== job 3076 ==
// breakout
module breakout(
    input logic clk,
    input logic right,
    input logic left,
    input logic reset,
    output logic [2:0] red,
    output logic [2:0] green,
    output logic [2:0] blue,
    output logic hsync,
    output logic vsync
    );
Size: ~160 flip-flops.
make LEC_CHECK=0 ABC_AREA=1 CAP_MARGIN=20 CORE_MARGIN=2 CORE_UTILIZATION=72 CTS_CLUSTER_SIZE=100 PLACE_DENSITY=0.39 SETUP_SLACK_MARGIN=0.93 SLEW_MARGIN=20 TNS_END_PERCENT=15 finish   # period 3.76 ns
run.sh (not shown) runs the stock make flow with config.mk's settings and CLKGATE_MAP_FILE=.
Although it ran to completion, job 3076 produced a layout that fails the final checks because of negative setup slack.
Modified inputs, job 3934 compared to job 3076
- removing SETUP_SLACK_MARGIN (formerly 0.93)
- removing CTS_CLUSTER_SIZE (formerly 100)
- removing TNS_END_PERCENT (formerly 15)
- removing PLACE_DENSITY (formerly 0.39)
- changing CORE_UTILIZATION from 72 to 65
- changing the clock period (ns, I/O delays scaled along) from 3.76 to 4.68
==> comparison <==
Job 3934 finished end to end and its layout was clean on timing, DRC and antenna. Fraction of power consumed by sequential logic in job 3934 vs job 3076: up 0.9 points. a21oi_1 as the cell at the slowest stage of the critical path was reported by job 3076, and dfxtp_1 by job 3934. Where sum of routed wire length over all layers is concerned, job 3076 is outperformed by job 3934. Job 3934 against job 3076; total of plain and repair buffers excluding clock buffers is down by more than half. Diff job 3076 -> job 3934: worst path setup slack after routing now sits higher; final-layout non-clock buffer area share went down by 5.9 points; met2 layer usage reported by global route moved down. The sequential fraction of total cell area in job 3934 was higher than what job 3076 gave. Job 3076 reports its group drawing the most power as registers while job 3934 reports the clock network.

========
== pepper ==
breakout again, from the RTL that the note above started with.
Settings: LEC_CHECK=0, CAP_MARGIN=10, CORE_ASPECT_RATIO=0.66, CORE_MARGIN=8, CORE_UTILIZATION=31, GPL_TIMING_DRIVEN=1, HOLD_SLACK_MARGIN=0.3, SETUP_SLACK_MARGIN=2.81, SLEW_MARGIN=15; clock period 11.5 ns.
pepper finished every stage and its layout cleared the timing, design-rule and antenna checks.
What xenon does differently from pepper at the input level:
==> flow/config.mk <==
export PLATFORM = sky130hd
export DESIGN_NAME = breakout
export DESIGN_NICKNAME = breakout
export VERILOG_FILES = /design/flow/design.v
export SDC_FILE = /design/flow/constraint.sdc
export NUM_CORES = 4
export LEC_CHECK = 0
export CAP_MARGIN = 35
export CORE_MARGIN = 2
export CORE_UTILIZATION = 40
export HOLD_SLACK_MARGIN = 0.3
export SLEW_MARGIN = 35
==> flow/constraint.sdc <==
create_clock -name core_clock -period 4.52 [get_ports {clk}]
set_input_delay 0.9040 -clock core_clock [delete_from_list [all_inputs] [get_ports {clk}]]
set_output_delay 0.9040 -clock core_clock [all_outputs]
set_load 0.01 [all_outputs]
Results
- pepper ran to completion and came out clean on the timing, design-rule and antenna checks.
- In xenon the implementation ran to completion but is not tape-out ready, as the final checks report setup timing.
- Slack of the critical path was higher in pepper than in xenon.
- Between pepper and xenon, the flow reports horizontal die size decreasing by more than a quarter.
- xenon against pepper: total power went up by 2.1 mW, actual slew at the worst max-slew pin went down by 0.27 ns, total length of routed wires went down by about 1.1%, critical path depth went up by 1.
- Count of vias placed by the detailed router of xenon exceeds that of pepper by a few percent.
- Looking at overall fraction of global-route tracks in use, xenon sits 7.3 points higher than pepper does.
- There was hardly any difference in worst-skew pair later-pin latency between xenon and pepper.
For juniper, these inputs were changed with respect to xenon:
-- flow/config.mk --
<<< xenon, line 7
export LEC_CHECK = 0
export CAP_MARGIN = 35
export CORE_MARGIN = 2
export CORE_UTILIZATION = 40
export HOLD_SLACK_MARGIN = 0.3
export SLEW_MARGIN = 35
>>> juniper, line 7
export LEC_CHECK = 0
export CAP_MARGIN = 20
export CORE_MARGIN = 2
export CORE_UTILIZATION = 22
export SLEW_MARGIN = 20
==> flow/constraint.sdc <==
create_clock -name core_clock -period 12.5 [get_ports {clk}]
set_input_delay 2.5000 -clock core_clock [delete_from_list [all_inputs] [get_ports {clk}]]
set_output_delay 2.5000 -clock core_clock [all_outputs]
set_load 0.01 [all_outputs]
[summary]
[compare] base=xenon new=juniper: global-route wire length before repair now sits lower; final area lost 3.2%; share of total power in the clock network went down; critical path depth fell 1; number of cells on the worst hold path ~0 delta. In xenon the implementation ran to completion but is not tape-out ready, as the final checks report setup timing. juniper completed every stage of the flow, and the final layout passed the timing, design-rule and antenna checks. green[2] as the capture point of the critical path was reported by xenon, and blue[1] by juniper. On via-per-instance ratio: juniper sits below xenon. Core util | juniper vs xenon | juniper lower. [compare] base=xenon new=juniper: transition at the pin with the smallest max-transition slack grew by 0.099 ns, area used by multi-input combinational logic shrank by about 1.8%.

========
## pine
breakout again, from the RTL that the note above started with.
Design breakout, start of the top module:
module breakout(
    input logic clk,
    input logic right,
    input logic left,
    input logic reset,
    output logic [2:0] red,
    output logic [2:0] green,
    output logic [2:0] blue,
    output logic hsync,
    output logic vsync
    );
clock: 6.56 ns
lec_check: 0
cap_margin: 20
cell_pad_in_sites_global_placement: 2
core_aspect_ratio: 1.41
core_margin: 8
core_utilization: 27
cts_cluster_diameter: 23
gpl_routability_driven: 0
gpl_timing_driven: 1
max_routing_layer: met4
place_density_lb_addon: 0.08
setup_slack_margin: 1.02
slew_margin: 20
diff inputs: pine => cedar
Settings: GPL_TIMING_DRIVEN: 1 -> unset; CTS_CLUSTER_DIAMETER: 23 -> unset; CORE_UTILIZATION: 27 -> 67; ABC_AREA: unset -> 1; SETUP_SLACK_MARGIN: 1.02 -> unset; CORE_MARGIN: 8 -> 2; CORE_ASPECT_RATIO: 1.41 -> unset; GPL_ROUTABILITY_DRIVEN: 0 -> unset; MAX_ROUTING_LAYER: met4 -> unset; CELL_PAD_IN_SITES_GLOBAL_PLACEMENT: 2 -> unset; PLACE_DENSITY_LB_ADDON: 0.08 -> unset; the clock period (ns, I/O delays scaled along): 6.56 -> 5.17.
Findings:
cedar was carried through to the last stage, and its layout satisfied the timing, design-rule and antenna checks.
Compared to pine, cedar has number of nets in the final layout 529 higher.
In the tables for pine and cedar, number of non-filler instances in the completed layout reads lower with pine.
Against pine, cedar reports a area added between synthesis and finish that is lower.
First-pass GRT wire length (lower): cedar
Summary of cedar over pine: via count rose 37%, switching share of power fell 0.87 points, post-synthesis instance area rose about 11%.

========
breakout again, from the RTL that the note above started with.
clock: 1.37 ns
lec_check: 0
abc_area: 1
cap_margin: 20
core_margin: 2
core_utilization: 72
cts_cluster_diameter: 91
cts_cluster_size: 80
place_density_lb_addon: 0.09
setup_slack_margin: 0.41
slew_margin: 20
The first run aborted during 4_1_cts.
==> next run, changes <==
ABC_AREA = not set   (was 1)
CORE_UTILIZATION = 40   (was 72)
CTS_CLUSTER_DIAMETER = not set   (was 91)
CTS_CLUSTER_SIZE = not set   (was 80)
PLACE_DENSITY_LB_ADDON = not set   (was 0.09)
SETUP_SLACK_MARGIN = not set   (was 0.41)
clock period = 8.0 ns   (was 1.37 ns; I/O delays follow)
Now the flow finished clean.
Area after synthesis falls by 10%.
Synthesized cell count falls by 30%.
Die area went up by 59%.
==> next run, changes <==
ABC_AREA = 1   (was not set)
CAP_MARGIN = 40   (was 20)
CELL_PAD_IN_SITES_DETAIL_PLACEMENT = 1   (was not set)
CELL_PAD_IN_SITES_GLOBAL_PLACEMENT = 1   (was not set)
CORE_ASPECT_RATIO = 1.16   (was not set)
CORE_MARGIN = 6   (was 2)
CTS_CLUSTER_DIAMETER = 291   (was not set)
GPL_ROUTABILITY_DRIVEN = 1   (was not set)
MAX_ROUTING_LAYER = met4   (was not set)
SETUP_SLACK_MARGIN = -0.57   (was not set)
SLEW_MARGIN = 30   (was 20)
Wire length went up by 45%.
Via count went up by 34%.
Synthesized area went up by 11%.
Sequential cell count stays the same.
Synthesized cell count went up by 44%.
Sequential share of layout area went down by 2.9 points.
Clock skew went down by 0.0048 ns.
Die size went up by 22%.

========
## raven
breakout again, from the RTL that the note above started with.
Settings: LEC_CHECK=0, CAP_MARGIN=10, CORE_ASPECT_RATIO=0.66, CORE_MARGIN=5, CORE_UTILIZATION=31, GPL_TIMING_DRIVEN=0, HOLD_SLACK_MARGIN=0.3, SETUP_SLACK_MARGIN=2.81, SLEW_MARGIN=15; clock period 11.5 ns.
For violet, these inputs were changed with respect to raven:
# raven
export LEC_CHECK = 0
export CAP_MARGIN = 10
export CORE_ASPECT_RATIO = 0.66
export CORE_MARGIN = 5
export CORE_UTILIZATION = 31
export GPL_TIMING_DRIVEN = 0
export HOLD_SLACK_MARGIN = 0.3
export SETUP_SLACK_MARGIN = 2.81
export SLEW_MARGIN = 15
create_clock -name core_clock -period 11.5 [get_ports {clk}]
# violet
export LEC_CHECK = 0
export ABC_AREA = 1
export CAP_MARGIN = 20
export CORE_MARGIN = 2
export CORE_UTILIZATION = 65
export SLEW_MARGIN = 20
create_clock -name core_clock -period 4.7 [get_ports {clk}]
violet ended up with blue[2] as its critical path capture point; raven ended up with blue[1]. violet does worse than raven on maximum VDD drop. Changes observed in violet relative to raven: fraction of power consumed by the clock network now sits lower; power consumption now sits higher. In the metrics for violet and raven, the one carrying the lower wire length is raven. Relative to raven, maximum fanout along the worst path decreased by 2 in violet. raven ended up with sky130_fd_sc_hd__a2111oi_1 as its slowest library cell on the worst path; violet ended up with sky130_fd_sc_hd__dfxtp_2.

========
breakout again, from the RTL that the note above started with.
Settings: LEC_CHECK=0, ABC_AREA=1, CAP_MARGIN=20, CORE_MARGIN=2, CORE_UTILIZATION=72, CTS_CLUSTER_DIAMETER=91, CTS_CLUSTER_SIZE=72, PLACE_DENSITY_LB_ADDON=0.09, SETUP_SLACK_MARGIN=0.41, SLEW_MARGIN=20; clock period 1.37 ns.
The first run failed in clock tree synthesis (4_1_cts).
Edit:
ABC_AREA = default   (was 1)
CORE_UTILIZATION = 71   (was 72)
CTS_CLUSTER_SIZE = default   (was 72)
Effect: The new run ended with an error in clock tree synthesis (4_1_cts). Synthesized area goes down by 10%. Synthesized cell count goes down by 30%. Die area goes down by 8.7%.
Edit:
ABC_AREA = 1   (was default)
CORE_UTILIZATION = 69   (was 71)
CTS_CLUSTER_DIAMETER = default   (was 91)
PLACE_DENSITY_LB_ADDON = default   (was 0.09)
SETUP_SLACK_MARGIN = default   (was 0.41)
clock period = 3.79 ns   (was 1.37 ns; I/O delays follow)
What happened:
- This time the run finished but fails on negative setup slack
- die size came out higher by 14%
- synthesized area climbs by 11%
- synthesized cell count increases by 44%
Edit:
CORE_UTILIZATION = 72   (was 69)
CTS_CLUSTER_SIZE = 10   (was default)
HOLD_SLACK_MARGIN = 0.26   (was default)
The new run produced a layout that fails on negative setup slack.
Core utilization goes up by 5.7 points.
Synthesized cell count is unchanged.
Register-to-register slack degrades by 0.75 ns.
Cell count barely changes.
Wire length goes up by roughly a tenth.
Non-clock buffer count goes up by 31.
Via count goes up by a little under a tenth.
Power goes up slightly.
Clock power barely changes.
Edit:
ABC_AREA = default   (was 1)
CTS_CLUSTER_DIAMETER = 375   (was default)
CTS_CLUSTER_SIZE = 98   (was 10)
HOLD_SLACK_MARGIN = default   (was 0.26)
clock period = 8.83 ns   (was 3.79 ns; I/O delays follow)
Outcome:
- With this change the flow passed the timing, design-rule and antenna checks
- hold slack improves by 0.011 ns
- first-iteration DRC count decreases by 57%
- routed wire length decreases by 36%
- area after synthesis decreases by 10%
- clock-buffer cell count decreases by 1
- via count decreases by 34%
- synthesized cell count decreases by 30%
- non-clock buffer count decreases by 134
Power figures rest on the tool's default switching activity, not on a simulated workload.
